Design CED, start of the top module:
module  CED(
  input  clk,
  input  rst,
  input  enable,
  output reg ird,
  input  [7:0] idata,	
  output reg [13:0] iaddr,
  output reg cwr_mag_0,
  output reg [12:0] cdata_mag_wr0,
  output reg crd_mag_0,
  input  [12:0] cdata_mag_rd0,
  output reg [13:0] caddr_mag_0,
  output reg cwr_ang_0,
  output reg [12:0] cdata_ang_wr0,
  output reg crd_ang_0,
  input  [12:0] cdata_ang_rd0,
  output reg [13:0] caddr_ang_0,
  output reg cwr1,
  output reg [12:0] cdata_wr1,
  output reg crd1,
  input  [12:0] cdata_rd1,
  output reg [13:0] caddr_1,
  output reg cwr2,
  output reg [12:0] cdata_wr2,
  output reg [13:0] caddr_2,
  output done
);
For scale: about 390 flip-flops, ~23000 um^2 of cells after synthesis.
make LEC_CHECK=0 CAP_MARGIN=10 CELL_PAD_IN_SITES_DETAIL_PLACEMENT=0 CELL_PAD_IN_SITES_GLOBAL_PLACEMENT=1 CORE_MARGIN=2 CORE_UTILIZATION=58 GPL_ROUTABILITY_DRIVEN=0 GPL_TIMING_DRIVEN=1 MAX_ROUTING_LAYER=met5 MIN_ROUTING_LAYER=met1 PLACE_DENSITY_LB_ADDON=0.22 SETUP_SLACK_MARGIN=0.6 SLEW_MARGIN=20 TNS_END_PERCENT=10 finish   # period 4.09 ns
run.sh (not shown) runs the stock make flow with config.mk's settings and CLKGATE_MAP_FILE=.
The first run finished but failed the layout checks on negative setup slack.
Rerun with:
--- a/flow/config.mk
+++ b/flow/config.mk
@@ -9,5 +9,6 @@
 export CELL_PAD_IN_SITES_DETAIL_PLACEMENT = 0
-export CELL_PAD_IN_SITES_GLOBAL_PLACEMENT = 1
+export CELL_PAD_IN_SITES_GLOBAL_PLACEMENT = 0
 export CORE_MARGIN = 2
-export CORE_UTILIZATION = 58
+export CORE_UTILIZATION = 72
+export CTS_CLUSTER_DIAMETER = 358
 export GPL_ROUTABILITY_DRIVEN = 0
@@ -16,4 +17,3 @@
 export MIN_ROUTING_LAYER = met1
-export PLACE_DENSITY_LB_ADDON = 0.22
-export SETUP_SLACK_MARGIN = 0.6
+export PLACE_DENSITY = 0.65
 export SLEW_MARGIN = 20
What happened: The new run reached the layout checks and failed them: negative setup slack. Global-route usage grows by 8.1 points. Clock power grows by 8.7%. Total power grows by 4.1%. Sequential cell count stays the same. Via count grows by 6.5%. Wire length grows by 12%. Non-clock buffer count shrinks by 28. Fmax shrinks by 0.98%. Hold slack improves by 0.0033 ns. Synthesized cell count is unchanged. First-iteration DRC count grows by 100%.
Rerun with:
--- a/flow/config.mk
+++ b/flow/config.mk
@@ -9,6 +9,5 @@
 export CELL_PAD_IN_SITES_DETAIL_PLACEMENT = 0
-export CELL_PAD_IN_SITES_GLOBAL_PLACEMENT = 0
+export CELL_PAD_IN_SITES_GLOBAL_PLACEMENT = 1
 export CORE_MARGIN = 2
-export CORE_UTILIZATION = 72
-export CTS_CLUSTER_DIAMETER = 358
+export CORE_UTILIZATION = 57
 export GPL_ROUTABILITY_DRIVEN = 0
@@ -17,3 +16,3 @@
 export MIN_ROUTING_LAYER = met1
-export PLACE_DENSITY = 0.65
+export PLACE_DENSITY_LB_ADDON = 0.22
 export SLEW_MARGIN = 20
Outcome: The changed run reached the layout checks and failed them: negative setup slack; total power fell by 4.9%; clock power fell by 9.6%; synthesized area is unchanged; combinational power fell by about 4%; worst setup slack gains 0.24 ns; count of clock-buffer cells in the layout rose by 8; first-iteration DRC count fell by 44%.

---

CED again, from the RTL that the note above started with.
// CED
module  CED(
  input  clk,
  input  rst,
  input  enable,
  output reg ird,
  input  [7:0] idata,	
  output reg [13:0] iaddr,
  output reg cwr_mag_0,
  output reg [12:0] cdata_mag_wr0,
  output reg crd_mag_0,
  input  [12:0] cdata_mag_rd0,
  output reg [13:0] caddr_mag_0,
  output reg cwr_ang_0,
  output reg [12:0] cdata_ang_wr0,
  output reg crd_ang_0,
  input  [12:0] cdata_ang_rd0,
  output reg [13:0] caddr_ang_0,
  output reg cwr1,
  output reg [12:0] cdata_wr1,
  output reg crd1,
  input  [12:0] cdata_rd1,
  output reg [13:0] caddr_1,
  output reg cwr2,
  output reg [12:0] cdata_wr2,
  output reg [13:0] caddr_2,
  output done
);
Settings: LEC_CHECK=0, CAP_MARGIN=20, CELL_PAD_IN_SITES_DETAIL_PLACEMENT=2, CORE_ASPECT_RATIO=0.68, CORE_MARGIN=2, CORE_UTILIZATION=44, GPL_TIMING_DRIVEN=0, MAX_ROUTING_LAYER=met4, MIN_ROUTING_LAYER=met1, PLACE_DENSITY_LB_ADDON=0.21, SLEW_MARGIN=40, TNS_END_PERCENT=5; clock period 8.08 ns.
Edit:
Settings changed: CELL_PAD_IN_SITES_DETAIL_PLACEMENT 2 to not set, CORE_ASPECT_RATIO 0.68 to not set, CORE_UTILIZATION 44 to 72, CTS_CLUSTER_DIAMETER set to 381, GPL_TIMING_DRIVEN 0 to not set, MAX_ROUTING_LAYER met4 to not set, MIN_ROUTING_LAYER met1 to not set, PLACE_DENSITY_LB_ADDON 0.21 to not set, SLEW_MARGIN 40 to 20, TNS_END_PERCENT 5 to 70.
Clock period 8.08 ns to 4.14 ns, I/O delays scaled along.
=> Now the flow finished but fails on setup timing; total power grows by well over a third; design area grows by a few percent; critical path depth is unchanged.
Edit:
Settings changed: CORE_UTILIZATION 72 to 29, CTS_CLUSTER_DIAMETER 381 to not set, TNS_END_PERCENT 70 to not set.
Clock period 4.14 ns to 7.5 ns, I/O delays scaled along.
Effect: With this change the flow completed without violations; power goes down by about 40%; final area goes down by 2.9%; sequential power goes down by about 45%; die area goes up by 140%; clock skew goes up by 0.014 ns; sequential cell count does not change; worst setup slack improved by 2.6 ns; register-to-register slack improved by 3.0 ns.
No activity file was given, so power comes from the tool's default toggle rates.
